--- flow/constraint.sdc ---
create_clock -name core_clock -period 24.9 [get_ports {aclk}]
set_input_delay 4.9800 -clock core_clock [delete_from_list [all_inputs] [get_ports {aclk}]]
set_output_delay 4.9800 -clock core_clock [all_outputs]
set_load 0.01 [all_outputs]
--- flow/config.mk ---
export PLATFORM = sky130hd
export DESIGN_NAME = buck_v1_0
export DESIGN_NICKNAME = buck_v1_0
export VERILOG_FILES = /design/flow/design.v
export SDC_FILE = /design/flow/constraint.sdc
export NUM_CORES = 4
export LEC_CHECK = 0
export CAP_MARGIN = 20
export CELL_PAD_IN_SITES_DETAIL_PLACEMENT = 1
export CORE_MARGIN = 10
export CORE_UTILIZATION = 56
export GPL_ROUTABILITY_DRIVEN = 1
export MAX_ROUTING_LAYER = met4
export PLACE_DENSITY = 0.57
export SLEW_MARGIN = 20
export TNS_END_PERCENT = 5
--- flow/design.v ---
module buck_v1_0 #(
  parameter model_data_width = 25,
  parameter model_decimal_width = 16
)(
  input aclk, 
  input resetn, 
  input clock_enable,
  input pwm, 
  input signed [model_data_width-1:0] input_voltage,
  input signed [model_data_width-1:0] period_inductor,
  input signed [model_data_width-1:0] period_capacitor,
  input signed [model_data_width-1:0] inverse_resistor,
  output reg signed [model_data_width-1:0] inductor_current,
  output signed [model_data_width-1:0] capacitor_current,
  output signed [model_data_width-1:0] output_current,
  output reg signed [model_data_width-1:0] output_voltage  
);
  wire signed [model_data_width-1:0] voltage_diff;  
  wire signed [(model_data_width*2)-1:0] voltage_diff_intl_2width;  
  wire signed [model_data_width-1:0] voltage_diff_intl;  
  wire signed [(model_data_width*2)-1:0] capacitor_current_intc_2width;  
  wire signed [model_data_width-1:0] capacitor_current_intc;  
  wire signed [(model_data_width*2)-1:0] output_current_2width;  
  assign voltage_diff = pwm? input_voltage - output_voltage: -output_voltage;
  assign voltage_diff_intl_2width = voltage_diff * period_inductor;
  assign voltage_diff_intl = voltage_diff_intl_2width >>> model_decimal_width;
  always @(posedge aclk)
    if (!resetn)
      inductor_current <= 0;
    else 
      if (clock_enable)
        inductor_current <= inductor_current + voltage_diff_intl;
  assign capacitor_current = inductor_current - output_current;
  assign capacitor_current_intc_2width = capacitor_current * period_capacitor;
  assign capacitor_current_intc = capacitor_current_intc_2width >>> model_decimal_width;
  always @(posedge aclk)
    if (!resetn)
      output_voltage <= 0;
    else 
      if (clock_enable)
        output_voltage <= output_voltage + capacitor_current_intc;
  assign output_current_2width = output_voltage * inverse_resistor;
  assign output_current = output_current_2width >>> model_decimal_width;
endmodule
--- flow/run.sh ---
#!/bin/bash
# the make line also repeats each setting of config.mk as NAME=value (left out here)
make -C /OpenROAD-flow-scripts/flow DESIGN_CONFIG=/design/flow/config.mk WORK_HOME=/design/flow/orfs CLKGATE_MAP_FILE= finish
==> results of run 1 <==
layout make-up:
| cell class | count | area, um^2 | share of cell area (%) |
|---|---|---|---|
| antenna | 17 | 42.54 | 0.06246 |
| clock buffer | 5 | 125.1 | 0.1837 |
| clock inverter | 2 | 38.79 | 0.05695 |
| inverter | 1882 | 7064 | 10.37 |
| multi-input combinational | 4945 | 55010 | 80.77 |
| sequential | 50 | 1001 | 1.470 |
| tap | 1500 | 1877 | 2.756 |
| timing repair buffer | 330 | 2950 | 4.332 |
stage by stage:
step	hold slack (ns)	util, %	cells
after detailed placement	0.5117	60.10	8707
after global routing	0.5611	60.29	8728
after global placement	0.4932	60.10	8707
after CTS	0.5264	60.24	8714
after floorplan	0.5361	-	7210
final	0.5240	60.29	8731
routing by layer:
layer | wire [um] | share of wire (%) | vias to the layer above | global-route usage, %
met4 | 6644 | 3.4 | 0 | 9.486
met2 | 97110 | 49 | 1489 | 54.47
met3 | 13940 | 7.0 | 315 | 5.915
met5 | 0 | 0 | - | -
li1 | - | - | 20691 | -
met1 | 80530 | 41 | 25700 | 42.07
==> results.yml, run 1 <==
# flow metrics
die:
  placementRows: 123
  chip_area_mm2: 0.1283
  core_util_floorplan_pct: 56.68
  core-area_mm2: 0.1130
  num_io_pins: 204
  die_height_um: 358.1
  dieWidth_um: 358.1
synthesis:
  synth_flop_count: 50
  share_of_the_synthesized_area_in_the_top_cell_type_pct: 51.90
  synth_area_mm2: 0.06403
  synth-warning-count: 1
  top_cells_by_count: "1879 x sky130_fd_sc_hd__inv_1, 1660 x sky130_fd_sc_hd__fa_1, 999 x sky130_fd_sc_hd__nand2_1"
  synth_nets: 9456
  yosys.stat.chipArea_mm2: 0.06403
  synth.cellmix.adderShare_pct: 61.32
  post_synth_main_area_contributors: "sky130_fd_sc_hd__fa_1 52%, sky130_fd_sc_hd__inv_1 11%, sky130_fd_sc_hd__ha_1 9.4%, sky130_fd_sc_hd__and2_1 7.2%, sky130_fd_sc_hd__nand2_1 5.9%"
  post_synth_and_or_nand_nor_area_fraction_pct: 16.36
  syn_area_per_cell_um2: 8.881
  yosys.cell_count.top_type: "sky130_fd_sc_hd__inv_1"
  synth-async-reset-ratio_pct: 0
  synthAoiAreaFrac_pct: 4.024
  synth-xor-area-share_pct: 3.228
  synth.largest_area_cell: "sky130_fd_sc_hd__fa_1"
  postSynth.topFlopCell: "sky130_fd_sc_hd__dfxtp_1"
  enable_flop_cells: 0
  synth.yosys.seq_area_share_pct: 1.563
  mux_share_pct: 0.5198
  yosys.cell_types.count: 74
  yosys_cells: 7210
  syn-instance-count: 7210
  logic_family: "adder cells"
critical_path:
  critPathSlowestCell: "sky130_fd_sc_hd__clkdlybuf4s50_1"
  crit_path_start: "inverse_resistor[10]"
  worstPathRequired_ns: 25.13
  timing.rr.start: "output_voltage[6]"
  critical_path_class: "input pin to register"
  worst_ep_arrival_time_ns: 23.99
  cp_max_fo: 21
  rrSetupSlack_ns: 5.44
  critPathMaxStageDelay_ns: 0.81
  critical-path-top-cell-by-count: "sky130_fd_sc_hd__fa_1"
  start_kind: "input pin"
  crit_path_max_delay_family: "adder cells"
  timing.critical_path.buf_inv: 12
  r2r.worst_path.cells: 72
  critical_path.reg2reg.endpoint: "output_voltage[24]"
  critical_path.endpoint: "output_voltage[24]"
  worstSetupPathDepth: 74
  crit_path_end_kind: "register"
cells_and_area:
  syn_to_final_growth_pct: 6.370
  num-nets-final: 9460
  final_std_cell_area_no_fill_mm2: 0.06811
  fillers: 13255
sta:
  layout_setup_ws_ns: 1.149
  hold_viol: 0
  clock.fmax_mhz: 42.10
  skew_ns: 0.008163
  timing_worst_slew_pin_value_ns: 1.151
  rsz0062_at_grt: "no"
  worst_slew_margin_rel_pct: 23.00
  final-setup-viol-count: 0
  min_period_over_period_pct: 95.39
  finalSetupTns_ns: 0
  min_period_ns: 23.75
  pins_over_slew_limit: 0
global_routing:
  grt-ovfl-total: 0
  first_global_vias: 57092
  global_route_wire_length_before_repair_um: 320300
  grt.total_usage_pct: 33.16
  grt_max_degree: 51
  antenna_found_initial: 17
drt:
  postRouteAntennaNets: 0
  routed_via_density: 5.520
  route.detailed.wl_per_inst_um: 22.70
  post-route-drc-count: 0
  drt_pre_antenna_iters: 5
  vias: 48195
  routed_wirelength_um: 198200
  initialDrtViolationCount: 2899
clock_network:
  htree_num_levels: 2
  cts_buffers: 5
  postCtsSetupBuffers: 0
  cts.repair.resized: 0
  postCtsHoldBufs: 0
  clock_root_cell: "sky130_fd_sc_hd__clkbuf_16"
  cts_tree: "done"
  clk_pin_slew_ns: 0.08
  clkLatencyLatePin_ns: 0.32
  maximum_count_of_clock_buffers_along_a_single_path: 2
  clkSinkCount: 50
worst_hold_path:
  startpoint_of_the_lowest_slack_hold_path: "output_voltage[2]"
  min_path_type: "register to register"
  hold_path_depth: 2
  min_to: "output_voltage[2]"
placed_design:
  gp_congestion: 0.9364
  detailed_place_hpwl_um: 167300
  count_of_input_and_output_buffers: 203
  dpl-instance-area_mm2: 0.06789
  pre_cts_slack_ns: 0.5481
outcome:
  outcome: "timing/DRC/antenna clean"
job:
  maxCapViolCount: 0
  tool_warnings: 29
==> run 2: changes to the inputs <==
CAP_MARGIN = 0   (was 20)
CELL_PAD_IN_SITES_DETAIL_PLACEMENT = not set   (was 1)
CELL_PAD_IN_SITES_GLOBAL_PLACEMENT = 0   (was not set)
CORE_MARGIN = 2   (was 10)
CORE_UTILIZATION = 71   (was 56)
CTS_CLUSTER_SIZE = 45   (was not set)
GPL_ROUTABILITY_DRIVEN = 0   (was 1)
MIN_ROUTING_LAYER = met1   (was not set)
PLACE_DENSITY = not set   (was 0.57)
PLACE_DENSITY_LB_ADDON = 0.16   (was not set)
TNS_END_PERCENT = 95   (was 5)
clock period = 19.4 ns   (was 24.9 ns; I/O delays follow)
==> run 2 against run 1 <==
  * Now fails the layout checks on negative setup slack
  * Sequential share of layout area shrank 0.095 points
  * Final area grew 6.9%
  * Critical endpoint unchanged
  * Worst hold slack gained 0.027 ns
  * First-iteration DRC count grew 49%
  * Via count grew 6.7%
  * Synthesized cell count is the same
  * Global-route usage grew 9.1 points
==> results.yml, run 2 <==
# flow metrics
synthesis:
  synth-async-reset-ratio_pct: 0
  synth_flop_count: 50
  yosys.cell_count.top_type: "sky130_fd_sc_hd__inv_1"
  postSynth.topFlopCell: "sky130_fd_sc_hd__dfxtp_1"
  yosys.stat.chipArea_mm2: 0.06403
  yosys.cell_types.count: 74
  synth_area_mm2: 0.06403
  synth-warning-count: 1
  synth-xor-area-share_pct: 3.228
  top_cells_by_count: "1879 x sky130_fd_sc_hd__inv_1, 1660 x sky130_fd_sc_hd__fa_1, 999 x sky130_fd_sc_hd__nand2_1"
  enable_flop_cells: 0
  synth.yosys.seq_area_share_pct: 1.563
  post_synth_main_area_contributors: "sky130_fd_sc_hd__fa_1 52%, sky130_fd_sc_hd__inv_1 11%, sky130_fd_sc_hd__ha_1 9.4%, sky130_fd_sc_hd__and2_1 7.2%, sky130_fd_sc_hd__nand2_1 5.9%"
  share_of_the_synthesized_area_in_the_top_cell_type_pct: 51.90
  mux_share_pct: 0.5198
  syn_area_per_cell_um2: 8.881
  synth_nets: 9456
  logic_family: "adder cells"
  syn-instance-count: 7210
  yosys_cells: 7210
  synth.largest_area_cell: "sky130_fd_sc_hd__fa_1"
  synthAoiAreaFrac_pct: 4.024
  synth.cellmix.adderShare_pct: 61.32
  post_synth_and_or_nand_nor_area_fraction_pct: 16.36
worst_hold_path:
  min_path_type: "register to register"
  startpoint_of_the_lowest_slack_hold_path: "output_voltage[22]"
  hold_path_depth: 2
  min_to: "output_voltage[22]"
die:
  core-area_mm2: 0.08974
  core_util_floorplan_pct: 71.35
  dieWidth_um: 304.3
  num_io_pins: 204
  die_height_um: 304.3
  placementRows: 110
  chip_area_mm2: 0.09260
critical_path:
  worstPathRequired_ns: 19.66
  cp_max_fo: 7
  critPathMaxStageDelay_ns: 0.60
  worstSetupPathDepth: 75
  timing.rr.start: "output_voltage[7]"
  timing.critical_path.buf_inv: 11
  crit_path_end_kind: "register"
  r2r.worst_path.cells: 74
  worst_ep_arrival_time_ns: 21.04
  critical-path-top-cell-by-count: "sky130_fd_sc_hd__fa_1"
  critical_path_class: "input pin to register"
  critPathSlowestCell: "sky130_fd_sc_hd__fa_1"
  critical_path.reg2reg.endpoint: "output_voltage[24]"
  crit_path_max_delay_family: "adder cells"
  crit_path_start: "inverse_resistor[6]"
  critical_path.endpoint: "output_voltage[24]"
  start_kind: "input pin"
  rrSetupSlack_ns: 1.15
drt:
  postRouteAntennaNets: 0
  drt_pre_antenna_iters: 8
  route.detailed.wl_per_inst_um: 20.86
  routed_via_density: 5.804
  routed_wirelength_um: 184800
  post-route-drc-count: 0
  initialDrtViolationCount: 4329
  vias: 51416
placed_design:
  pre_cts_slack_ns: -1.611
  count_of_input_and_output_buffers: 203
  detailed_place_hpwl_um: 148200
  dpl-instance-area_mm2: 0.07065
cells_and_area:
  fillers: 5503
  final_std_cell_area_no_fill_mm2: 0.07280
  syn_to_final_growth_pct: 13.69
  num-nets-final: 9918
global_routing:
  grt_max_degree: 51
  antenna_found_initial: 9
  first_global_vias: 56338
  global_route_wire_length_before_repair_um: 295900
  grt-ovfl-total: 0
  grt.total_usage_pct: 42.25
clock_network:
  clock_root_cell: "sky130_fd_sc_hd__clkbuf_16"
  maximum_count_of_clock_buffers_along_a_single_path: 2
  clkSinkCount: 50
  htree_num_levels: 2
  clk_pin_slew_ns: 0.09
  cts_buffers: 5
  cts_tree: "done"
  clkLatencyLatePin_ns: 0.33
sta:
  timing_worst_slew_pin_value_ns: 1.200
  clock.fmax_mhz: 48.13
  skew_ns: 0.01390
  min_period_over_period_pct: 107.1
  finalSetupTns_ns: -7.805
  min_period_ns: 20.78
  rsz0062_at_grt: "yes"
  pins_over_slew_limit: 0
  final-setup-viol-count: 10
  layout_setup_ws_ns: -1.377
  worst_slew_margin_rel_pct: 19.90
  hold_viol: 0
outcome:
  layout.failed_checks: "negative setup slack"
  outcome: "complete, but fails checks"
job:
  tool_warnings: 29
  maxCapViolCount: 0
-- run 2: area by class of cell --
class / instances / area, um^2 / area share [%]
Antenna cell: 9 / 22.52 / 0.03094
Timing Repair Buffer: 788 / 6853 / 9.414
Clock buffer: 5 / 125.1 / 0.1719
Tap cell: 1176 / 1471 / 2.021
Clock inverter: 3 / 26.28 / 0.03609
Multi-Input combinational cell: 4945 / 56230 / 77.25
Sequential cell: 50 / 1001 / 1.375
Inverter: 1882 / 7064 / 9.704
-- run 2: per-layer routing --
metal  up-vias  share of wire (%)  global-route usage [%]
met2      3104                 47                   66.27
met3       750                 12                   9.652
met4         0                5.7                   18.50
met5         -                  0                       -
met1     25924                 36                   53.10
li1      21638                  -                       -
-- run 2: what timing repair did --
action                     in CTS  in global routing
gates cloned                    3                  1
buffers inserted               82                 23
pin swaps                     164                170
resized                       181                141
setup endpoints to repair      12                 15
hold buffers                    0                  0
-- run 2: stage by stage --
stage,utilization [%],hold WS [ns],std cells
after floorplan,-,0.5361,7210
after global placement,78.74,0.5261,8737
after detailed placement,78.74,0.5354,8737
after CTS,80.39,0.5496,8828
after global routing,81.12,0.5801,8858
final,81.12,0.5509,8858
==> run 3: changes to the inputs <==
CAP_MARGIN = 20   (was 0)
CELL_PAD_IN_SITES_GLOBAL_PLACEMENT = not set   (was 0)
CORE_UTILIZATION = 40   (was 71)
CTS_CLUSTER_SIZE = not set   (was 45)
GPL_ROUTABILITY_DRIVEN = not set   (was 0)
MAX_ROUTING_LAYER = not set   (was met4)
MIN_ROUTING_LAYER = not set   (was met1)
PLACE_DENSITY_LB_ADDON = not set   (was 0.16)
SETUP_SLACK_MARGIN = 5.0   (was not set)
TNS_END_PERCENT = not set   (was 95)
clock period = 25.4 ns   (was 19.4 ns; I/O delays follow)
==> run 3 against run 2 <==
  * Now clean on timing, DRC and antenna
  * Area after synthesis stayed put
  * Die area is 76% higher
  * Largest cell class unchanged
  * Critical endpoint unchanged
  * Highest routed layer unchanged
  * Synthesized cell count stayed put
==> results.yml, run 3 <==
# flow metrics
die:
  placementRows: 146
  dieWidth_um: 404.1
  core_util_floorplan_pct: 40.33
  num_io_pins: 204
  die_height_um: 404.1
  chip_area_mm2: 0.1633
  core-area_mm2: 0.1587
sta:
  hold_viol: 0
  layout_setup_ws_ns: 3.933
  min_period_over_period_pct: 84.51
  min_period_ns: 21.47
  worst_slew_margin_rel_pct: 23.87
  skew_ns: 0.01517
  final-setup-viol-count: 0
  clock.fmax_mhz: 46.58
  finalSetupTns_ns: 0
  rsz0062_at_grt: "yes"
  timing_worst_slew_pin_value_ns: 1.138
  pins_over_slew_limit: 0
outcome:
  outcome: "timing/DRC/antenna clean"
synthesis:
  top_cells_by_count: "1879 x sky130_fd_sc_hd__inv_1, 1660 x sky130_fd_sc_hd__fa_1, 999 x sky130_fd_sc_hd__nand2_1"
  mux_share_pct: 0.5198
  synth.cellmix.adderShare_pct: 61.32
  share_of_the_synthesized_area_in_the_top_cell_type_pct: 51.90
  enable_flop_cells: 0
  synthAoiAreaFrac_pct: 4.024
  syn_area_per_cell_um2: 8.881
  yosys.cell_types.count: 74
  yosys.cell_count.top_type: "sky130_fd_sc_hd__inv_1"
  postSynth.topFlopCell: "sky130_fd_sc_hd__dfxtp_1"
  yosys.stat.chipArea_mm2: 0.06403
  post_synth_and_or_nand_nor_area_fraction_pct: 16.36
  syn-instance-count: 7210
  synth.yosys.seq_area_share_pct: 1.563
  synth-async-reset-ratio_pct: 0
  synth-xor-area-share_pct: 3.228
  synth-warning-count: 1
  post_synth_main_area_contributors: "sky130_fd_sc_hd__fa_1 52%, sky130_fd_sc_hd__inv_1 11%, sky130_fd_sc_hd__ha_1 9.4%, sky130_fd_sc_hd__and2_1 7.2%, sky130_fd_sc_hd__nand2_1 5.9%"
  synth_nets: 9456
  synth_flop_count: 50
  yosys_cells: 7210
  logic_family: "adder cells"
  synth.largest_area_cell: "sky130_fd_sc_hd__fa_1"
  synth_area_mm2: 0.06403
clock_network:
  clkSinkCount: 50
  cts_buffers: 5
  clk_pin_slew_ns: 0.07
  cts_tree: "done"
  maximum_count_of_clock_buffers_along_a_single_path: 2
  clkLatencyLatePin_ns: 0.32
  clock_root_cell: "sky130_fd_sc_hd__clkbuf_16"
  postCtsHoldBufs: 0
  htree_num_levels: 2
critical_path:
  crit_path_end_kind: "register"
  rrSetupSlack_ns: 7.79
  worstPathRequired_ns: 25.63
  start_kind: "input pin"
  critPathSlowestCell: "sky130_fd_sc_hd__fa_2"
  critical-path-top-cell-by-count: "sky130_fd_sc_hd__fa_1"
  worst_ep_arrival_time_ns: 21.70
  r2r.worst_path.cells: 82
  cp_max_fo: 5
  timing.critical_path.buf_inv: 18
  critPathMaxStageDelay_ns: 0.56
  critical_path_class: "input pin to register"
  critical_path.reg2reg.endpoint: "output_voltage[24]"
  critical_path.endpoint: "output_voltage[24]"
  crit_path_max_delay_family: "adder cells"
  worstSetupPathDepth: 84
  timing.rr.start: "output_voltage[5]"
  crit_path_start: "inverse_resistor[1]"
global_routing:
  grt-ovfl-total: 0
  first_global_vias: 52473
  grt_max_degree: 51
  grt.total_usage_pct: 23.90
  global_route_wire_length_before_repair_um: 302000
  antenna_found_initial: 5
placed_design:
  gp_congestion: 0.9340
  detailed_place_hpwl_um: 148600
  pre_cts_slack_ns: 1.407
  count_of_input_and_output_buffers: 203
drt:
  initialDrtViolationCount: 2942
  post-route-drc-count: 0
  vias: 47883
  postRouteAntennaNets: 0
  routed_wirelength_um: 189700
  route.detailed.wl_per_inst_um: 20.12
  routed_via_density: 5.080
  drt_pre_antenna_iters: 6
cells_and_area:
  multi_input_comb_area_mm2: 0.05657
  syn_to_final_growth_pct: 12.44
  ff_latch_area_mm2: 0.001001
  fillers: 15222
  num-nets-final: 9597
job:
  tool_warnings: 30
  maxCapViolCount: 0
worst_hold_path:
  hold_path_depth: 2
  startpoint_of_the_lowest_slack_hold_path: "output_voltage[11]"
  min_path_type: "register to register"
  min_to: "output_voltage[11]"
==> run 3: area by class of cell <==
type / count / area share, %
Timing Repair Buffer: 465 / 6.361
Antenna cell: 1 / 0.003476
Sequential cell: 50 / 1.390
Clock buffer: 6 / 0.1929
Multi-Input combinational cell: 4947 / 78.58
Inverter: 1882 / 9.818
Tap cell: 2072 / 3.601
Clock inverter: 2 / 0.05388
==> run 3: routing by layer <==
metal / global-route usage (%) / wire length, um
met1: 33.12 / 81460
met2: 38.85 / 87740
met3: 4.596 / 15480
met4: 5.276 / 4974
met5: 0 / 0
==> run 3: timing repair <==
item | CTS | global route
resized | 318 | 134
cloned | 13 | 0
buffers inserted | 92 | 38
endpoints found under the setup margin | 33 | 17
pin swaps | 147 | 134
==> run 3: through the flow <==
step / util [%] / area [um^2] / hold WS [ns] / std cells
floorplan: - / 64550 / 0.5361 / 7210
global placement: 43.41 / 68920 / 0.5607 / 9272
detailed placement: 43.42 / 68930 / 0.5599 / 9273
CTS: 44.83 / 71160 / 0.5759 / 9386
global route: 45.35 / 71990 / 0.6029 / 9424
finish: 45.35 / 71990 / 0.5727 / 9425
==> run 4: changes to the inputs <==
ABC_AREA = 1   (was not set)
CAP_MARGIN = 0   (was 20)
CELL_PAD_IN_SITES_GLOBAL_PLACEMENT = 0   (was not set)
CORE_UTILIZATION = 72   (was 40)
GPL_ROUTABILITY_DRIVEN = 1   (was not set)
MIN_ROUTING_LAYER = met1   (was not set)
PLACE_DENSITY = 0.66   (was not set)
SETUP_SLACK_MARGIN = not set   (was 5.0)
TNS_END_PERCENT = 95   (was not set)
clock period = 15.7 ns   (was 25.4 ns; I/O delays follow)
==> run 4 against run 3 <==
  * The layout now fails its checks (negative setup slack)
  * Non-clock buffer count is 595 higher
  * Sequential share of layout area is 0.12 points lower
  * Critical endpoint unchanged
==> results.yml, run 4 <==
# flow metrics
critical_path:
  start_kind: "input pin"
  critical_path.reg2reg.endpoint: "output_voltage[24]"
  worstPathRequired_ns: 15.95
  critical-path-top-cell-by-count: "sky130_fd_sc_hd__buf_4"
  timing.critical_path.buf_inv: 60
  timing.rr.start: "output_voltage[12]"
  crit_path_end_kind: "register"
  cp_max_fo: 5
  worstSetupPathDepth: 99
  r2r.worst_path.cells: 97
  critPathSlowestCell: "sky130_fd_sc_hd__fa_2"
  critical_path.endpoint: "output_voltage[24]"
  crit_path_start: "inverse_resistor[4]"
  critical_path_class: "input pin to register"
  critPathMaxStageDelay_ns: 0.59
  rrSetupSlack_ns: -0.58
  crit_path_max_delay_family: "buffers and inverters"
  worst_ep_arrival_time_ns: 18.43
sta:
  rsz0062_at_grt: "yes"
  clock.fmax_mhz: 55.00
  skew_ns: 0.009269
  hold_viol: 0
  final-setup-viol-count: 25
  pins_over_slew_limit: 0
  finalSetupTns_ns: -43.45
  min_period_ns: 18.18
  min_period_over_period_pct: 115.8
  layout_setup_ws_ns: -2.483
  timing_worst_slew_pin_value_ns: 1.272
  worst_slew_margin_rel_pct: 15.09
outcome:
  layout.failed_checks: "negative setup slack"
  outcome: "complete, but fails checks"
global_routing:
  first_global_vias: 67949
  grt-ovfl-total: 0
  grt.total_usage_pct: 51.32
  grt_max_degree: 71
  antenna_found_initial: 6
  global_route_wire_length_before_repair_um: 367500
job:
  tool_warnings: 32
  maxCapViolCount: 0
synthesis:
  synth_area_mm2: 0.06667
  yosys.stat.chipArea_mm2: 0.06667
  post_synth_main_area_contributors: "sky130_fd_sc_hd__fa_1 50%, sky130_fd_sc_hd__inv_1 14%, sky130_fd_sc_hd__nand2_1 11%, sky130_fd_sc_hd__ha_1 9.0%, sky130_fd_sc_hd__nor2_1 3.8%"
  logic_family: "adder cells"
  synth_flop_count: 50
  yosys_cells: 8586
  synth.cellmix.adderShare_pct: 58.89
  synthAoiAreaFrac_pct: 4.424
  yosys.cell_types.count: 59
  synth.yosys.seq_area_share_pct: 1.501
  synth.largest_area_cell: "sky130_fd_sc_hd__fa_1"
  postSynth.topFlopCell: "sky130_fd_sc_hd__dfxtp_1"
  syn-instance-count: 8586
  synth-warning-count: 1
  synth_nets: 10832
  mux_share_pct: 0
  syn_area_per_cell_um2: 7.765
  synth-xor-area-share_pct: 2.102
  top_cells_by_count: "2488 x sky130_fd_sc_hd__inv_1, 1883 x sky130_fd_sc_hd__nand2_1, 1660 x sky130_fd_sc_hd__fa_1"
  enable_flop_cells: 0
  share_of_the_synthesized_area_in_the_top_cell_type_pct: 49.85
  post_synth_and_or_nand_nor_area_fraction_pct: 16.88
  yosys.cell_count.top_type: "sky130_fd_sc_hd__inv_1"
  synth-async-reset-ratio_pct: 0
die:
  placementRows: 111
  num_io_pins: 204
  core_util_floorplan_pct: 72.73
  die_height_um: 308.3
  core-area_mm2: 0.09166
  chip_area_mm2: 0.09504
  dieWidth_um: 308.3
cells_and_area:
  multi_input_comb_area_mm2: 0.05746
  ff_latch_area_mm2: 0.001002
  num-nets-final: 11573
  syn_to_final_growth_pct: 18.25
  fillers: 4956
  final-instance-count-excl-fill: 10518
placed_design:
  count_of_input_and_output_buffers: 203
  detailed_place_hpwl_um: 188900
  gp_congestion: 1.078
  placed_cells_incl_taps: 10334
clock_network:
  clock_root_cell: "sky130_fd_sc_hd__clkbuf_16"
  cts_buffers: 5
  clkSinkCount: 50
  maximum_count_of_clock_buffers_along_a_single_path: 2
  clkLatencyLatePin_ns: 0.31
  clk_pin_slew_ns: 0.07
  htree_num_levels: 2
  cts_tree: "done"
  postCtsHoldBufs: 0
drt:
  post-route-drc-count: 0
  routed_via_density: 6.021
  drt_pre_antenna_iters: 10
  postRouteAntennaNets: 0
  route.detailed.wl_per_inst_um: 23.14
  vias: 63324
  initialDrtViolationCount: 7585
  routed_wirelength_um: 243400
worst_hold_path:
  min_path_type: "register to register"
  hold_path_depth: 4
  startpoint_of_the_lowest_slack_hold_path: "inductor_current[4]"
  min_to: "inductor_current[4]"
run 4: stage by stage:
stage / worst slack, ns / hold slack [ns] / area (um^2) / util [%]
after floorplan: -1.345 / 0.5139 / 67270 / -
after global placement: -2.497 / 0.5933 / 74710 / 81.51
after CTS: -1.535 / 0.6391 / 77670 / 84.73
final: -2.483 / 0.6660 / 78840 / 86.01
after global routing: -2.812 / 0.7059 / 78830 / 86.00
after detailed placement: -2.859 / 0.6086 / 74710 / 81.50
run 4: metal layers:
metal  vias up  global-route usage, %  wire length, um
met3      1925                  17.96            36880
met1     30151                  60.02            75590
met4         4                  39.55            26270
met5         -                      0               32
met2      5366                  77.81           104600
li1      25878                      -                -
run 4: cell type report:
type	count	area share [%]
diodes	4	0.01270
repair buffers	1060	11.63
inverters	2531	12.12
well taps	1186	1.882
flip-flops and latches	50	1.271
clock buffers	7	0.1682
multi-input cells	5679	72.88
clock inverters	1	0.03809
run 4: repair_timing:
action	CTS	global route
pin swaps	247	202
setup buffers	141	50
setup endpoints to repair	25	25
gates cloned	10	1
gates resized	456	274
==> run 5: changes to the inputs <==
ABC_AREA = not set   (was 1)
CAP_MARGIN = 20   (was 0)
CELL_PAD_IN_SITES_GLOBAL_PLACEMENT = not set   (was 0)
CORE_UTILIZATION = 38   (was 72)
CTS_CLUSTER_SIZE = 59   (was not set)
GPL_ROUTABILITY_DRIVEN = 0   (was 1)
GPL_TIMING_DRIVEN = 0   (was not set)
HOLD_SLACK_MARGIN = 0.22   (was not set)
MIN_ROUTING_LAYER = not set   (was met1)
PLACE_DENSITY = not set   (was 0.66)
PLACE_DENSITY_LB_ADDON = 0.15   (was not set)
SETUP_SLACK_MARGIN = 3.25   (was not set)
SLEW_MARGIN = 35   (was 20)
TNS_END_PERCENT = 80   (was 95)
clock period = 37.6 ns   (was 15.7 ns; I/O delays follow)
==> run 5 against run 4 <==
  * Area after synthesis is 4.0% lower
  * Sequential cell count stayed put
  * Register-to-register slack better by 17 ns
  * Non-clock buffer count is 526 lower
  * Highest routed layer is now met4
  * Setup slack better by 12 ns
  * Critical endpoint unchanged
  * Via count is 24% lower
  * Utilization is 45 points lower
  * Critical path depth is 23 lower
  * Critical path type unchanged
  * The run now finishes clean
  * Count of clock-buffer cells in the layout is 2 lower
  * Largest cell class unchanged
==> results.yml, run 5 <==
# flow metrics
outcome:
  outcome: "timing/DRC/antenna clean"
clock_network:
  postCtsSetupBuffers: 0
  cts_buffers: 5
  cts_tree: "done"
  clock_root_cell: "sky130_fd_sc_hd__clkbuf_16"
  maximum_count_of_clock_buffers_along_a_single_path: 2
  clk_pin_slew_ns: 0.09
  clkLatencyLatePin_ns: 0.32
  postCtsHoldBufs: 0
  cts.repair.resized: 0
  clkSinkCount: 50
  htree_num_levels: 2
critical_path:
  critPathMaxStageDelay_ns: 0.88
  timing.critical_path.buf_inv: 15
  critical_path.endpoint: "output_voltage[24]"
  worstSetupPathDepth: 76
  critical-path-top-cell-by-count: "sky130_fd_sc_hd__fa_1"
  worst_ep_arrival_time_ns: 28.31
  critPathSlowestCell: "sky130_fd_sc_hd__clkdlybuf4s50_1"
  crit_path_start: "inverse_resistor[11]"
  worstPathRequired_ns: 37.84
  crit_path_max_delay_family: "adder cells"
  timing.rr.start: "output_voltage[8]"
  start_kind: "input pin"
  cp_max_fo: 10
  critical_path_class: "input pin to register"
  r2r.worst_path.cells: 76
  crit_path_end_kind: "register"
  critical_path.reg2reg.endpoint: "output_voltage[24]"
  rrSetupSlack_ns: 16.09
synthesis:
  yosys.cell_count.top_type: "sky130_fd_sc_hd__inv_1"
  share_of_the_synthesized_area_in_the_top_cell_type_pct: 51.90
  synth-warning-count: 1
  syn-instance-count: 7210
  synthAoiAreaFrac_pct: 4.024
  synth_nets: 9456
  synth_area_mm2: 0.06403
  postSynth.topFlopCell: "sky130_fd_sc_hd__dfxtp_1"
  post_synth_and_or_nand_nor_area_fraction_pct: 16.36
  logic_family: "adder cells"
  mux_share_pct: 0.5198
  enable_flop_cells: 0
  synth-async-reset-ratio_pct: 0
  post_synth_main_area_contributors: "sky130_fd_sc_hd__fa_1 52%, sky130_fd_sc_hd__inv_1 11%, sky130_fd_sc_hd__ha_1 9.4%, sky130_fd_sc_hd__and2_1 7.2%, sky130_fd_sc_hd__nand2_1 5.9%"
  yosys_cells: 7210
  syn_area_per_cell_um2: 8.881
  yosys.cell_types.count: 74
  yosys.stat.chipArea_mm2: 0.06403
  synth_flop_count: 50
  synth.cellmix.adderShare_pct: 61.32
  synth-xor-area-share_pct: 3.228
  synth.yosys.seq_area_share_pct: 1.563
  synth.largest_area_cell: "sky130_fd_sc_hd__fa_1"
  top_cells_by_count: "1879 x sky130_fd_sc_hd__inv_1, 1660 x sky130_fd_sc_hd__fa_1, 999 x sky130_fd_sc_hd__nand2_1"
drt:
  routed_wirelength_um: 226300
  route.detailed.wl_per_inst_um: 23.47
  postRouteAntennaNets: 0
  post-route-drc-count: 0
  drt_pre_antenna_iters: 6
  vias: 48377
  initialDrtViolationCount: 3477
  routed_via_density: 5.018
sta:
  layout_setup_ws_ns: 9.537
  min_period_ns: 28.06
  worst_slew_margin_rel_pct: 32.00
  rsz0062_at_grt: "no"
  timing_worst_slew_pin_value_ns: 1.020
  final-setup-viol-count: 0
  pins_over_slew_limit: 0
  skew_ns: 0.01531
  clock.fmax_mhz: 35.63
  hold_viol: 0
  finalSetupTns_ns: 0
  min_period_over_period_pct: 74.64
die:
  core_util_floorplan_pct: 38.29
  num_io_pins: 204
  dieWidth_um: 414.5
  die_height_um: 414.5
  chip_area_mm2: 0.1718
  placementRows: 150
  core-area_mm2: 0.1672
worst_hold_path:
  startpoint_of_the_lowest_slack_hold_path: "inductor_current[19]"
  min_to: "inductor_current[19]"
  hold_path_depth: 2
  min_path_type: "register to register"
placed_design:
  count_of_input_and_output_buffers: 193
  detailed_place_hpwl_um: 197800
  placed_cells_incl_taps: 9615
  pre_cts_slack_ns: 9.387
cells_and_area:
  syn_to_final_growth_pct: 8.198
  final-instance-count-excl-fill: 9640
  num-nets-final: 9664
global_routing:
  global_route_wire_length_before_repair_um: 341800
  first_global_vias: 52109
  grt-ovfl-total: 0
  antenna_found_initial: 18
  grt_max_degree: 18
  grt.total_usage_pct: 26.91
job:
  tool_warnings: 27
  maxCapViolCount: 0
run 5: final cells by class:
cell class	instances	area [um^2]
Fill cell	16964	97950
Multi-Input combinational cell	4945	54950
Inverter	1882	7064
Tap cell	2204	2758
Timing Repair Buffer	201	2012
Buffer	333	1277
Sequential cell	50	1002
Clock buffer	5	125.1
Clock inverter	3	48.80
Antenna cell	17	42.54
run 5: per-layer routing:
layer / share of wire [%] / vias to the layer above / GRT usage (%)
li1: - / 21153 / -
met1: 42 / 25362 / 35.89
met2: 48 / 1544 / 45.21
met3: 5.3 / 318 / 2.403
met4: 4.8 / 0 / 10.73
met5: 0 / - / 0
run 5: stage by stage:
step	area, um^2	util, %	hold slack [ns]
after detailed placement	69050	41.29	0.5656
final	69280	41.43	0.5764
after global routing	69250	41.41	0.6092
after global placement	68720	41.09	0.5343
after CTS	69220	41.39	0.5845
after floorplan	64030	-	0.5361
==> run 6: changes to the inputs <==
ABC_AREA = 1   (was not set)
CORE_ASPECT_RATIO = 0.5   (was not set)
CORE_UTILIZATION = 72   (was 38)
CTS_CLUSTER_DIAMETER = 372   (was not set)
CTS_CLUSTER_SIZE = 98   (was 59)
GPL_ROUTABILITY_DRIVEN = not set   (was 0)
GPL_TIMING_DRIVEN = not set   (was 0)
HOLD_SLACK_MARGIN = not set   (was 0.22)
PLACE_DENSITY = 0.39   (was not set)
PLACE_DENSITY_LB_ADDON = not set   (was 0.15)
SETUP_SLACK_MARGIN = 3.48   (was 3.25)
SLEW_MARGIN = 20   (was 35)
TNS_END_PERCENT = 30   (was 80)
clock period = 16.4 ns   (was 37.6 ns; I/O delays follow)
==> run 6 against run 5 <==
  * The flow now stops in 5_1_grt
  * Synthesized cell count grew 19%
  * Area after synthesis grew 4.1%
  * Die area shrank 45%
==> results.yml, run 6 <==
# yosys + openroad results
synthesis:
  synth-xor-area-share_pct: 2.102
  enable_flop_cells: 0
  synth_nets: 10832
  post_synth_and_or_nand_nor_area_fraction_pct: 16.88
  synth-warning-count: 1
  synth-async-reset-ratio_pct: 0
  mux_share_pct: 0
  postSynth.topFlopCell: "sky130_fd_sc_hd__dfxtp_1"
  synthAoiAreaFrac_pct: 4.424
  yosys.stat.chipArea_mm2: 0.06667
  yosys.cell_types.count: 59
  synth.cellmix.adderShare_pct: 58.89
  post_synth_main_area_contributors: "sky130_fd_sc_hd__fa_1 50%, sky130_fd_sc_hd__inv_1 14%, sky130_fd_sc_hd__nand2_1 11%, sky130_fd_sc_hd__ha_1 9.0%, sky130_fd_sc_hd__nor2_1 3.8%"
  syn_area_per_cell_um2: 7.765
  synth.yosys.seq_area_share_pct: 1.501
  logic_family: "adder cells"
  yosys.cell_count.top_type: "sky130_fd_sc_hd__inv_1"
  synth_flop_count: 50
  yosys_cells: 8586
  syn-instance-count: 8586
  share_of_the_synthesized_area_in_the_top_cell_type_pct: 49.85
  top_cells_by_count: "2488 x sky130_fd_sc_hd__inv_1, 1883 x sky130_fd_sc_hd__nand2_1, 1660 x sky130_fd_sc_hd__fa_1"
  synth_area_mm2: 0.06667
  synth.largest_area_cell: "sky130_fd_sc_hd__fa_1"
placed_design:
  pre_cts_slack_ns: -2.430
  gp_congestion: 1.067
  dpl-instance-area_mm2: 0.07494
  count_of_input_and_output_buffers: 203
  placed_cells_incl_taps: 10391
  detailed_place_hpwl_um: 189700
die:
  placementRows: 78
  die_height_um: 219.2
  core-area_mm2: 0.09115
  num_io_pins: 204
  chip_area_mm2: 0.09519
  dieWidth_um: 434.3
  core_util_floorplan_pct: 73.14
outcome:
  outcome: "aborted with a tool error"
  toolErrorMsg: "[ERROR GRT-0232] Routing congestion too high. Check the congestion heatmap in the GUI."
  flow.stopped_at: "5_1_grt"
global_routing:
  grt.total_usage_pct: 70.51
  grt-ovfl-total: 102
clock_network:
  htree_num_levels: 2
  clkSinkCount: 50
  postCtsHoldBufs: 0
  maximum_count_of_clock_buffers_along_a_single_path: 2
  clock_root_cell: "sky130_fd_sc_hd__clkbuf_16"
  cts_buffers: 5
run 6: metal layers:
metal	overflow	GRT usage [%]
met1	1	72.35
met2	40	89.43
met3	3	51.97
met4	58	66.46
met5	0	25.10
run 6: what timing repair did:
| item | CTS |
|---|---|
| hold endpoints to repair | 0 |
| pin swaps | 297 |
| buffers inserted | 138 |
| resized | 858 |
| setup endpoints to repair | 94 |
| cloned | 10 |
==> run 7: changes to the inputs <==
ABC_AREA = not set   (was 1)
CORE_ASPECT_RATIO = not set   (was 0.5)
CORE_UTILIZATION = 65   (was 72)
CTS_CLUSTER_DIAMETER = 362   (was 372)
CTS_CLUSTER_SIZE = 100   (was 98)
PLACE_DENSITY = 0.35   (was 0.39)
SETUP_SLACK_MARGIN = not set   (was 3.48)
TNS_END_PERCENT = 5   (was 30)
clock period = 19.7 ns   (was 16.4 ns; I/O delays follow)
==> run 7 against run 6 <==
  * The layout now fails its checks (negative setup slack)
  * Area after synthesis is 4.0% lower
  * Synthesized cell count fell by 16%
  * Die area increased by 6.1%
==> results.yml, run 7 <==
# flow metrics
outcome:
  outcome: "complete, but fails checks"
  layout.failed_checks: "negative setup slack"
critical_path:
  timing.critical_path.buf_inv: 12
  crit_path_max_delay_family: "adder cells"
  critical_path.reg2reg.endpoint: "output_voltage[24]"
  crit_path_end_kind: "register"
  critical_path_class: "input pin to register"
  r2r.worst_path.cells: 75
  worst_ep_arrival_time_ns: 20.76
  critPathSlowestCell: "sky130_fd_sc_hd__fa_1"
  start_kind: "input pin"
  rrSetupSlack_ns: 2.04
  critPathMaxStageDelay_ns: 0.59
  critical-path-top-cell-by-count: "sky130_fd_sc_hd__fa_1"
  worstPathRequired_ns: 19.94
  timing.rr.start: "output_voltage[7]"
  critical_path.endpoint: "output_voltage[24]"
  worstSetupPathDepth: 77
  crit_path_start: "inverse_resistor[10]"
  cp_max_fo: 12
sta:
  timing_worst_slew_pin_value_ns: 1.116
  worst_slew_margin_rel_pct: 25.38
  hold_viol: 0
  finalSetupTns_ns: -2.037
  hold_ws_ns: 0.5607
  skew_ns: 0.01129
  min_period_over_period_pct: 104.2
  clock.fmax_mhz: 48.73
  layout_setup_ws_ns: -0.8226
  rsz0062_at_grt: "yes"
  min_period_ns: 20.52
  final-setup-viol-count: 6
  pins_over_slew_limit: 0
clock_network:
  clock_root_cell: "sky130_fd_sc_hd__clkbuf_16"
  cts_buffers: 5
  maximum_count_of_clock_buffers_along_a_single_path: 2
  postCtsHoldBufs: 0
  cts_tree: "done"
  clkLatencyLatePin_ns: 0.32
  clk_pin_slew_ns: 0.08
  htree_num_levels: 2
  clkSinkCount: 50
drt:
  post-route-drc-count: 0
  postRouteAntennaNets: 0
  routed_wirelength_um: 171400
  route.detailed.wl_per_inst_um: 19.33
  vias: 48352
  routed_via_density: 5.454
  initialDrtViolationCount: 3232
  drt_pre_antenna_iters: 6
die:
  placementRows: 115
  die_height_um: 317.9
  chip_area_mm2: 0.1010
  core-area_mm2: 0.09799
  num_io_pins: 204
  core_util_floorplan_pct: 65.34
  dieWidth_um: 317.9
synthesis:
  synth.yosys.seq_area_share_pct: 1.563
  synth_area_mm2: 0.06403
  synth-async-reset-ratio_pct: 0
  syn_area_per_cell_um2: 8.881
  synth.cellmix.adderShare_pct: 61.32
  synth_flop_count: 50
  syn-instance-count: 7210
  yosys.stat.chipArea_mm2: 0.06403
  top_cells_by_count: "1879 x sky130_fd_sc_hd__inv_1, 1660 x sky130_fd_sc_hd__fa_1, 999 x sky130_fd_sc_hd__nand2_1"
  post_synth_and_or_nand_nor_area_fraction_pct: 16.36
  yosys.cell_types.count: 74
  synth-xor-area-share_pct: 3.228
  yosys.cell_count.top_type: "sky130_fd_sc_hd__inv_1"
  post_synth_main_area_contributors: "sky130_fd_sc_hd__fa_1 52%, sky130_fd_sc_hd__inv_1 11%, sky130_fd_sc_hd__ha_1 9.4%, sky130_fd_sc_hd__and2_1 7.2%, sky130_fd_sc_hd__nand2_1 5.9%"
  logic_family: "adder cells"
  postSynth.topFlopCell: "sky130_fd_sc_hd__dfxtp_1"
  mux_share_pct: 0.5198
  synth-warning-count: 1
  synthAoiAreaFrac_pct: 4.024
  share_of_the_synthesized_area_in_the_top_cell_type_pct: 51.90
  enable_flop_cells: 0
  synth.largest_area_cell: "sky130_fd_sc_hd__fa_1"
  yosys_cells: 7210
  synth_nets: 9456
cells_and_area:
  syn_to_final_growth_pct: 11.08
  final-instance-count-excl-fill: 8866
  num-nets-final: 9822
  final_std_cell_area_no_fill_mm2: 0.07112
job:
  maxCapViolCount: 0
  tool_warnings: 31
global_routing:
  grt.total_usage_pct: 35.72
  first_global_vias: 52348
  grt-ovfl-total: 0
  global_route_wire_length_before_repair_um: 282300
  grt_max_degree: 51
  antenna_found_initial: 2
placed_design:
  detailed_place_hpwl_um: 147600
  placed_cells_incl_taps: 8846
  gp_congestion: 0.9550
  count_of_input_and_output_buffers: 203
  dpl-instance-area_mm2: 0.07070
worst_hold_path:
  startpoint_of_the_lowest_slack_hold_path: "output_voltage[23]"
  hold_path_depth: 2
  min_to: "output_voltage[23]"
  min_path_type: "register to register"
[run 7: routing by layer]
| metal | vias to the layer above | wire [um] | global-route usage (%) |
|---|---|---|---|
| met1 | 24783 | 70970 | 50.60 |
| li1 | 21401 | - | - |
| met5 | - | 11 | 0 |
| met2 | 1894 | 79680 | 57.18 |
| met3 | 272 | 15840 | 6.598 |
| met4 | 2 | 4874 | 9.471 |
[run 7: what timing repair did]
action                                 4_1_cts  5_1_grt
resized                                     31       18
pin swaps                                   19        6
buffers inserted                             7        3
endpoints found under the hold margin        0        0
setup endpoints to repair                   11       17
[run 7: final cells by class]
| class | count | area, um^2 |
|---|---|---|
| well taps | 1287 | 1610 |
| clock inverters | 3 | 47.55 |
| clock buffers | 5 | 125.1 |
| multi-input cells | 4945 | 55250 |
| repair buffers | 692 | 6016 |
| diodes | 2 | 5.005 |
| flip-flops and latches | 50 | 1001 |
| fillers | 7808 | 26870 |
| inverters | 1882 | 7064 |
[run 7: metrics by stage]
| stage | setup slack, ns | util [%] |
|---|---|---|
| floorplan | 0.01123 | - |
| global placement | -1.176 | 72.15 |
| finish | -0.8226 | 72.58 |
| global route | -1.701 | 72.58 |
| detailed placement | -1.453 | 72.15 |
| CTS | -0.8552 | 72.50 |
==> run 8: changes to the inputs <==
CORE_UTILIZATION = 64   (was 65)
CTS_CLUSTER_DIAMETER = 291   (was 362)
clock period = 21.9 ns   (was 19.7 ns; I/O delays follow)
==> run 8 against run 7 <==
  * Now clean on timing, DRC and antenna
  * Via count down 1.4%
  * Critical endpoint unchanged
  * Area after synthesis unchanged
  * Worst hold slack better by 0.014 ns
  * Setup slack better by 1.5 ns
==> results.yml, run 8 <==
# flow metrics
worst_hold_path:
  startpoint_of_the_lowest_slack_hold_path: "inductor_current[0]"
  hold_path_depth: 2
  min_path_type: "register to register"
  min_to: "inductor_current[0]"
drt:
  postRouteAntennaNets: 0
  initialDrtViolationCount: 2938
  drt_pre_antenna_iters: 5
  vias: 47672
  n_antenna_cell: 0
  routed_wirelength_um: 168200
  post-route-drc-count: 0
  route.detailed.wl_per_inst_um: 19.32
  routed_via_density: 5.475
critical_path:
  worst_ep_arrival_time_ns: 21.44
  cp_max_fo: 19
  worstPathRequired_ns: 22.14
  crit_path_start: "inverse_resistor[18]"
  critical_path.reg2reg.endpoint: "output_voltage[24]"
  critPathSlowestCell: "sky130_fd_sc_hd__clkdlybuf4s50_1"
  critPathMaxStageDelay_ns: 0.85
  crit_path_max_delay_family: "adder cells"
  worstSetupPathDepth: 68
  critical_path.endpoint: "output_voltage[24]"
  timing.critical_path.buf_inv: 11
  timing.rr.start: "output_voltage[5]"
  rrSetupSlack_ns: 4.27
  start_kind: "input pin"
  r2r.worst_path.cells: 75
  critical_path_class: "input pin to register"
  crit_path_end_kind: "register"
  critical-path-top-cell-by-count: "sky130_fd_sc_hd__fa_1"
outcome:
  outcome: "timing/DRC/antenna clean"
global_routing:
  grt.total_usage_pct: 34.58
  global_route_wire_length_before_repair_um: 277000
  grt_max_degree: 51
  grt-ovfl-total: 0
  antenna_found_initial: 2
  first_global_vias: 50957
clock_network:
  cts_tree: "done"
  clock_root_cell: "sky130_fd_sc_hd__clkbuf_16"
  cts_buffers: 5
  htree_num_levels: 2
  maximum_count_of_clock_buffers_along_a_single_path: 2
  clkLatencyLatePin_ns: 0.32
  clk_pin_slew_ns: 0.07
  clkSinkCount: 50
synthesis:
  synth.cellmix.adderShare_pct: 61.32
  synth_flop_count: 50
  yosys.cell_types.count: 74
  synth_nets: 9456
  yosys.stat.chipArea_mm2: 0.06403
  post_synth_main_area_contributors: "sky130_fd_sc_hd__fa_1 52%, sky130_fd_sc_hd__inv_1 11%, sky130_fd_sc_hd__ha_1 9.4%, sky130_fd_sc_hd__and2_1 7.2%, sky130_fd_sc_hd__nand2_1 5.9%"
  synthAoiAreaFrac_pct: 4.024
  enable_flop_cells: 0
  synth-xor-area-share_pct: 3.228
  synth.largest_area_cell: "sky130_fd_sc_hd__fa_1"
  syn-instance-count: 7210
  mux_share_pct: 0.5198
  logic_family: "adder cells"
  yosys_cells: 7210
  yosys.cell_count.top_type: "sky130_fd_sc_hd__inv_1"
  synth_area_mm2: 0.06403
  post_synth_and_or_nand_nor_area_fraction_pct: 16.36
  synth.yosys.seq_area_share_pct: 1.563
  postSynth.topFlopCell: "sky130_fd_sc_hd__dfxtp_1"
  synth-async-reset-ratio_pct: 0
  top_cells_by_count: "1879 x sky130_fd_sc_hd__inv_1, 1660 x sky130_fd_sc_hd__fa_1, 999 x sky130_fd_sc_hd__nand2_1"
  syn_area_per_cell_um2: 8.881
  share_of_the_synthesized_area_in_the_top_cell_type_pct: 51.90
  synth-warning-count: 1
sta:
  min_period_ns: 21.20
  worst_slew_margin_rel_pct: 21.98
  layout_setup_ws_ns: 0.7002
  timing_worst_slew_pin_value_ns: 1.167
  min_period_over_period_pct: 96.80
  hold_viol: 0
  final-setup-viol-count: 0
  skew_ns: 0.01003
  clock.fmax_mhz: 47.17
  pins_over_slew_limit: 0
die:
  num_io_pins: 204
  dieWidth_um: 320.3
  chip_area_mm2: 0.1026
  core-area_mm2: 0.09957
  placementRows: 116
  core_util_floorplan_pct: 64.31
  die_height_um: 320.3
placed_design:
  detailed_place_hpwl_um: 142100
  count_of_input_and_output_buffers: 203
  placed_cells_incl_taps: 8684
  pre_cts_slack_ns: -0.2621
  gp_congestion: 0.9168
cells_and_area:
  num-nets-final: 9655
  final-instance-count-excl-fill: 8708
  fin_util_pct: 69.94
  syn_to_final_growth_pct: 8.754
job:
  tool_warnings: 29
  maxCapViolCount: 0
==> run 8: per-stage QoR <==
stage	cell area [um^2]	hold slack, ns	TNS [ns]
floorplan	64030	0.5361	0
global placement	68980	0.5381	0
detailed placement	68980	0.5718	-0.2621
CTS	69160	0.5815	0
global route	69630	0.5927	-0.02240
finish	69630	0.5751	0
==> run 8: final cells by class <==
type                       count  area, um^2
multi-input combinational   4945       55240
inverter                    1882        7064
tap                         1298        1624
timing repair buffer         525        4527
clock buffer                   6       138.9
sequential                    50        1002
fill                        8202       29930
clock inverter                 2       38.79
==> run 8: per-layer routing <==
metal / GRT usage, % / share of wire [%] / routed length [um] / up-vias
met5: 0 / 0 / 0 / -
met4: 8.451 / 2.8 / 4631 / 0
met3: 6.163 / 8.4 / 14200 / 238
met2: 55.46 / 47 / 79150 / 1707
met1: 49.31 / 42 / 70220 / 24657
li1: - / - / - / 21070
==> run 8: what timing repair did <==
item	in CTS	in global routing
endpoints found under the setup margin	0	9
hold buffers	0	0
gates resized	0	83
setup buffers	0	13
==> run 9: changes to the inputs <==
ABC_AREA = 1   (was not set)
CAP_MARGIN = 0   (was 20)
CELL_PAD_IN_SITES_GLOBAL_PLACEMENT = 0   (was not set)
CORE_UTILIZATION = 72   (was 64)
CTS_CLUSTER_DIAMETER = 186   (was 291)
CTS_CLUSTER_SIZE = 16   (was 100)
GPL_ROUTABILITY_DRIVEN = 1   (was not set)
MIN_ROUTING_LAYER = met1   (was not set)
PLACE_DENSITY = not set   (was 0.35)
PLACE_DENSITY_LB_ADDON = 0.08   (was not set)
clock period = 10.5 ns   (was 21.9 ns; I/O delays follow)
==> run 9 against run 8 <==
  * The run now fails in 5_1_grt
  * Area after synthesis grew 4.1%
  * Synthesized cell count grew 19%
  * Die area shrank 7.4%
==> results.yml, run 9 <==
# yosys + openroad results
outcome:
  outcome: "aborted with a tool error"
  flow.stopped_at: "5_1_grt"
  toolErrorMsg: "[ERROR GRT-0232] Routing congestion too high. Check the congestion heatmap in the GUI."
synthesis:
  syn_area_per_cell_um2: 7.765
  yosys.cell_count.top_type: "sky130_fd_sc_hd__inv_1"
  synth-xor-area-share_pct: 2.102
  synth.largest_area_cell: "sky130_fd_sc_hd__fa_1"
  synth.yosys.seq_area_share_pct: 1.501
  yosys.cell_types.count: 59
  syn-instance-count: 8586
  top_cells_by_count: "2488 x sky130_fd_sc_hd__inv_1, 1883 x sky130_fd_sc_hd__nand2_1, 1660 x sky130_fd_sc_hd__fa_1"
  synth_nets: 10832
  mux_share_pct: 0
  yosys.stat.chipArea_mm2: 0.06667
  synth_flop_count: 50
  postSynth.topFlopCell: "sky130_fd_sc_hd__dfxtp_1"
  post_synth_and_or_nand_nor_area_fraction_pct: 16.88
  synth_area_mm2: 0.06667
  post_synth_main_area_contributors: "sky130_fd_sc_hd__fa_1 50%, sky130_fd_sc_hd__inv_1 14%, sky130_fd_sc_hd__nand2_1 11%, sky130_fd_sc_hd__ha_1 9.0%, sky130_fd_sc_hd__nor2_1 3.8%"
  logic_family: "adder cells"
  yosys_cells: 8586
  enable_flop_cells: 0
  share_of_the_synthesized_area_in_the_top_cell_type_pct: 49.85
  synth-async-reset-ratio_pct: 0
  synth-warning-count: 1
  synth.cellmix.adderShare_pct: 58.89
  synthAoiAreaFrac_pct: 4.424
placed_design:
  count_of_input_and_output_buffers: 203
  placed_cells_incl_taps: 10846
  gp_congestion: 1.094
  detailed_place_hpwl_um: 205800
clock_network:
  clock_root_cell: "sky130_fd_sc_hd__clkbuf_16"
  htree_num_levels: 2
  clkSinkCount: 50
  cts_buffers: 5
  maximum_count_of_clock_buffers_along_a_single_path: 2
die:
  num_io_pins: 204
  placementRows: 111
  core-area_mm2: 0.09166
  dieWidth_um: 308.3
  chip_area_mm2: 0.09504
  core_util_floorplan_pct: 72.73
  die_height_um: 308.3
global_routing:
  grt.total_usage_pct: 67.11
  grt-ovfl-total: 59
[run 9: through the flow]
step	area (um^2)	worst slack (ns)	setup TNS (ns)	hold slack, ns
global placement	78660	-7.046	-245.07	0.6145
floorplan	67030	-5.548	-132.04	0.5139
detailed placement	78660	-7.726	-271.51	0.6215
CTS	80780	-6.135	-198.07	0.6507
[run 9: what timing repair did]
item                                    4_1_cts
cloned                                        6
endpoints found under the setup margin       96
endpoints found under the hold margin         0
pin swaps                                   125
buffers inserted                             53
resized                                     389
hold buffers                                  0
[run 9: layer usage]
metal	GRT usage [%]	GRT overflow
met5	18.45	0
met2	88.23	32
met3	45.05	0
met4	64.06	26
met1	68.96	1
==> run 10: changes to the inputs <==
CTS_CLUSTER_DIAMETER = not set   (was 186)
TNS_END_PERCENT = 95   (was 5)
clock period = 12.5 ns   (was 10.5 ns; I/O delays follow)
==> run 10 against run 9 <==
  * The flow again stops in 5_1_grt
  * Synthesized cell count unchanged
  * Die area is the same
  * Area after synthesis did not move
==> results.yml, run 10 <==
# yosys + openroad results
die:
  chip_area_mm2: 0.09504
  core_util_floorplan_pct: 72.73
  num_io_pins: 204
  dieWidth_um: 308.3
  placementRows: 111
  core-area_mm2: 0.09166
  die_height_um: 308.3
synthesis:
  post_synth_and_or_nand_nor_area_fraction_pct: 16.88
  share_of_the_synthesized_area_in_the_top_cell_type_pct: 49.85
  yosys.stat.chipArea_mm2: 0.06667
  top_cells_by_count: "2488 x sky130_fd_sc_hd__inv_1, 1883 x sky130_fd_sc_hd__nand2_1, 1660 x sky130_fd_sc_hd__fa_1"
  synth.cellmix.adderShare_pct: 58.89
  syn_area_per_cell_um2: 7.765
  syn-instance-count: 8586
  mux_share_pct: 0
  yosys.cell_count.top_type: "sky130_fd_sc_hd__inv_1"
  synth_nets: 10832
  enable_flop_cells: 0
  synth.largest_area_cell: "sky130_fd_sc_hd__fa_1"
  post_synth_main_area_contributors: "sky130_fd_sc_hd__fa_1 50%, sky130_fd_sc_hd__inv_1 14%, sky130_fd_sc_hd__nand2_1 11%, sky130_fd_sc_hd__ha_1 9.0%, sky130_fd_sc_hd__nor2_1 3.8%"
  synthAoiAreaFrac_pct: 4.424
  synth-xor-area-share_pct: 2.102
  synth-async-reset-ratio_pct: 0
  synth_area_mm2: 0.06667
  postSynth.topFlopCell: "sky130_fd_sc_hd__dfxtp_1"
  synth-warning-count: 1
  synth.yosys.seq_area_share_pct: 1.501
  logic_family: "adder cells"
  synth_flop_count: 50
  yosys.cell_types.count: 59
  yosys_cells: 8586
global_routing:
  grt.total_usage_pct: 74.27
  grt-ovfl-total: 120
outcome:
  outcome: "aborted with a tool error"
  toolErrorMsg: "[ERROR GRT-0232] Routing congestion too high. Check the congestion heatmap in the GUI."
  flow.stopped_at: "5_1_grt"
placed_design:
  pre_cts_slack_ns: -5.590
  gp_congestion: 1.083
  dpl-instance-area_mm2: 0.07704
  count_of_input_and_output_buffers: 203
  placed_cells_incl_taps: 10605
  detailed_place_hpwl_um: 202500
clock_network:
  clkSinkCount: 50
  cts_buffers: 5
  postCtsHoldBufs: 0
  htree_num_levels: 2
  clock_root_cell: "sky130_fd_sc_hd__clkbuf_16"
  maximum_count_of_clock_buffers_along_a_single_path: 2
run 10: per-stage QoR:
stage	util [%]
3_3_place_gp	84.04
3_5_place_dp	84.04
2_1_floorplan	-
4_1_cts	87.46
run 10: repair_timing:
item / 4_1_cts
setup endpoints to repair: 56
buffers inserted: 112
gates cloned: 9
resized: 614
pin swaps: 250
run 10: metal layers:
metal / global-route usage [%] / GRT overflow
met1: 73.64 / 1
met3: 57.36 / 2
met2: 92.36 / 77
met5: 31.68 / 0
met4: 73.82 / 40
==> run 11: changes to the inputs <==
ABC_AREA = not set   (was 1)
CAP_MARGIN = 20   (was 0)
CELL_PAD_IN_SITES_GLOBAL_PLACEMENT = not set   (was 0)
CORE_ASPECT_RATIO = 0.5   (was not set)
CORE_UTILIZATION = 40   (was 72)
CTS_CLUSTER_DIAMETER = 337   (was not set)
CTS_CLUSTER_SIZE = 98   (was 16)
GPL_ROUTABILITY_DRIVEN = not set   (was 1)
GPL_TIMING_DRIVEN = 0   (was not set)
MIN_ROUTING_LAYER = not set   (was met1)
PLACE_DENSITY_LB_ADDON = not set   (was 0.08)
TNS_END_PERCENT = 10   (was 95)
clock period = 28.0 ns   (was 12.5 ns; I/O delays follow)
==> run 11 against run 10 <==
  * The run now finishes clean
  * Area after synthesis decreased by 4.0%
  * Synthesized cell count decreased by 16%
  * Die area increased by 72%
==> results.yml, run 11 <==
# flow metrics
synthesis:
  synth-async-reset-ratio_pct: 0
  yosys.cell_count.top_type: "sky130_fd_sc_hd__inv_1"
  syn_area_per_cell_um2: 8.881
  yosys.cell_types.count: 74
  synth-xor-area-share_pct: 3.228
  syn-instance-count: 7210
  synth.cellmix.adderShare_pct: 61.32
  synth_nets: 9456
  synth-warning-count: 1
  synth.largest_area_cell: "sky130_fd_sc_hd__fa_1"
  synth.yosys.seq_area_share_pct: 1.563
  yosys.stat.chipArea_mm2: 0.06403
  enable_flop_cells: 0
  postSynth.topFlopCell: "sky130_fd_sc_hd__dfxtp_1"
  synth_flop_count: 50
  synthAoiAreaFrac_pct: 4.024
  synth_area_mm2: 0.06403
  post_synth_main_area_contributors: "sky130_fd_sc_hd__fa_1 52%, sky130_fd_sc_hd__inv_1 11%, sky130_fd_sc_hd__ha_1 9.4%, sky130_fd_sc_hd__and2_1 7.2%, sky130_fd_sc_hd__nand2_1 5.9%"
  top_cells_by_count: "1879 x sky130_fd_sc_hd__inv_1, 1660 x sky130_fd_sc_hd__fa_1, 999 x sky130_fd_sc_hd__nand2_1"
  share_of_the_synthesized_area_in_the_top_cell_type_pct: 51.90
  yosys_cells: 7210
  mux_share_pct: 0.5198
  post_synth_and_or_nand_nor_area_fraction_pct: 16.36
  logic_family: "adder cells"
critical_path:
  worst_ep_arrival_time_ns: 26.89
  critPathSlowestCell: "sky130_fd_sc_hd__clkbuf_1"
  critical_path.endpoint: "output_voltage[24]"
  critPathMaxStageDelay_ns: 0.89
  crit_path_end_kind: "register"
  worstPathRequired_ns: 28.19
  critical_path_class: "input pin to register"
  r2r.worst_path.cells: 73
  worstSetupPathDepth: 74
  cp_max_fo: 10
  crit_path_start: "inverse_resistor[8]"
  critical-path-top-cell-by-count: "sky130_fd_sc_hd__fa_1"
  rrSetupSlack_ns: 5.92
  critical_path.reg2reg.endpoint: "output_voltage[24]"
  timing.critical_path.buf_inv: 11
  start_kind: "input pin"
  timing.rr.start: "output_voltage[6]"
  crit_path_max_delay_family: "adder cells"
clock_network:
  clk_pin_slew_ns: 0.08
  clock_root_cell: "sky130_fd_sc_hd__clkbuf_16"
  postCtsHoldBufs: 0
  maximum_count_of_clock_buffers_along_a_single_path: 2
  clkSinkCount: 50
  htree_num_levels: 2
  clkLatencyLatePin_ns: 0.31
  cts.repair.resized: 0
  cts_tree: "done"
  postCtsSetupBuffers: 0
  cts_buffers: 5
sta:
  rsz0062_at_grt: "no"
  timing_worst_slew_pin_value_ns: 1.212
  skew_ns: 0.01263
  hold_viol: 0
  min_period_ns: 26.69
  finalSetupTns_ns: 0
  pins_over_slew_limit: 0
  clock.fmax_mhz: 37.46
  worst_slew_margin_rel_pct: 19.21
  final-setup-viol-count: 0
  min_period_over_period_pct: 95.33
die:
  core_util_floorplan_pct: 40.43
  placementRows: 103
  chip_area_mm2: 0.1635
  die_height_um: 286.9
  dieWidth_um: 569.8
  core-area_mm2: 0.1584
  num_io_pins: 204
drt:
  postRouteAntennaNets: 0
  vias: 48575
  routed_wirelength_um: 212400
  routed_via_density: 5.095
  initialDrtViolationCount: 4077
  drt_pre_antenna_iters: 6
  post-route-drc-count: 0
  route.detailed.wl_per_inst_um: 22.28
cells_and_area:
  syn_to_final_growth_pct: 7.912
  num-nets-final: 9669
  final-instance-count-excl-fill: 9533
global_routing:
  global_route_wire_length_before_repair_um: 326100
  grt.total_usage_pct: 26.88
  antenna_found_initial: 13
  first_global_vias: 51370
  grt_max_degree: 18
  grt-ovfl-total: 0
job:
  tool_warnings: 27
  maxCapViolCount: 0
placed_design:
  placed_cells_incl_taps: 9517
  gp_congestion: 0.9822
  detailed_place_hpwl_um: 184100
  count_of_input_and_output_buffers: 193
worst_hold_path:
  min_path_type: "register to register"
  min_to: "inductor_current[11]"
  hold_path_depth: 2
  startpoint_of_the_lowest_slack_hold_path: "inductor_current[11]"
outcome:
  outcome: "timing/DRC/antenna clean"
run 11: metal layers:
metal | routed length, um | track usage, %
met3 | 21090 | 6.283
met4 | 9626 | 10.15
met1 | 88500 | 36.70
met5 | 53 | 0
met2 | 93090 | 41.61
run 11: area by class of cell:
| class | count | area (um^2) |
|---|---|---|
| fill | 15802 | 89290 |
| multi-input combinational | 4945 | 54860 |
| inverter | 1882 | 7064 |
| tap | 2100 | 2628 |
| timing repair buffer | 207 | 2097 |
| buffer | 332 | 1249 |
| sequential | 50 | 1001 |
| clock buffer | 5 | 125.1 |
| clock inverter | 3 | 47.55 |
| antenna | 9 | 22.52 |
run 11: per-stage QoR:
step	hold WS [ns]	setup WS, ns	cell area (um^2)	utilization (%)
after global routing	0.6250	0.1771	69070	43.61
after floorplan	0.5361	5.886	64030	-
after detailed placement	0.6015	0.7904	68880	43.49
final	0.5931	1.308	69100	43.62
after global placement	0.5951	0.5450	68590	43.30
after CTS	0.6112	1.026	69060	43.60
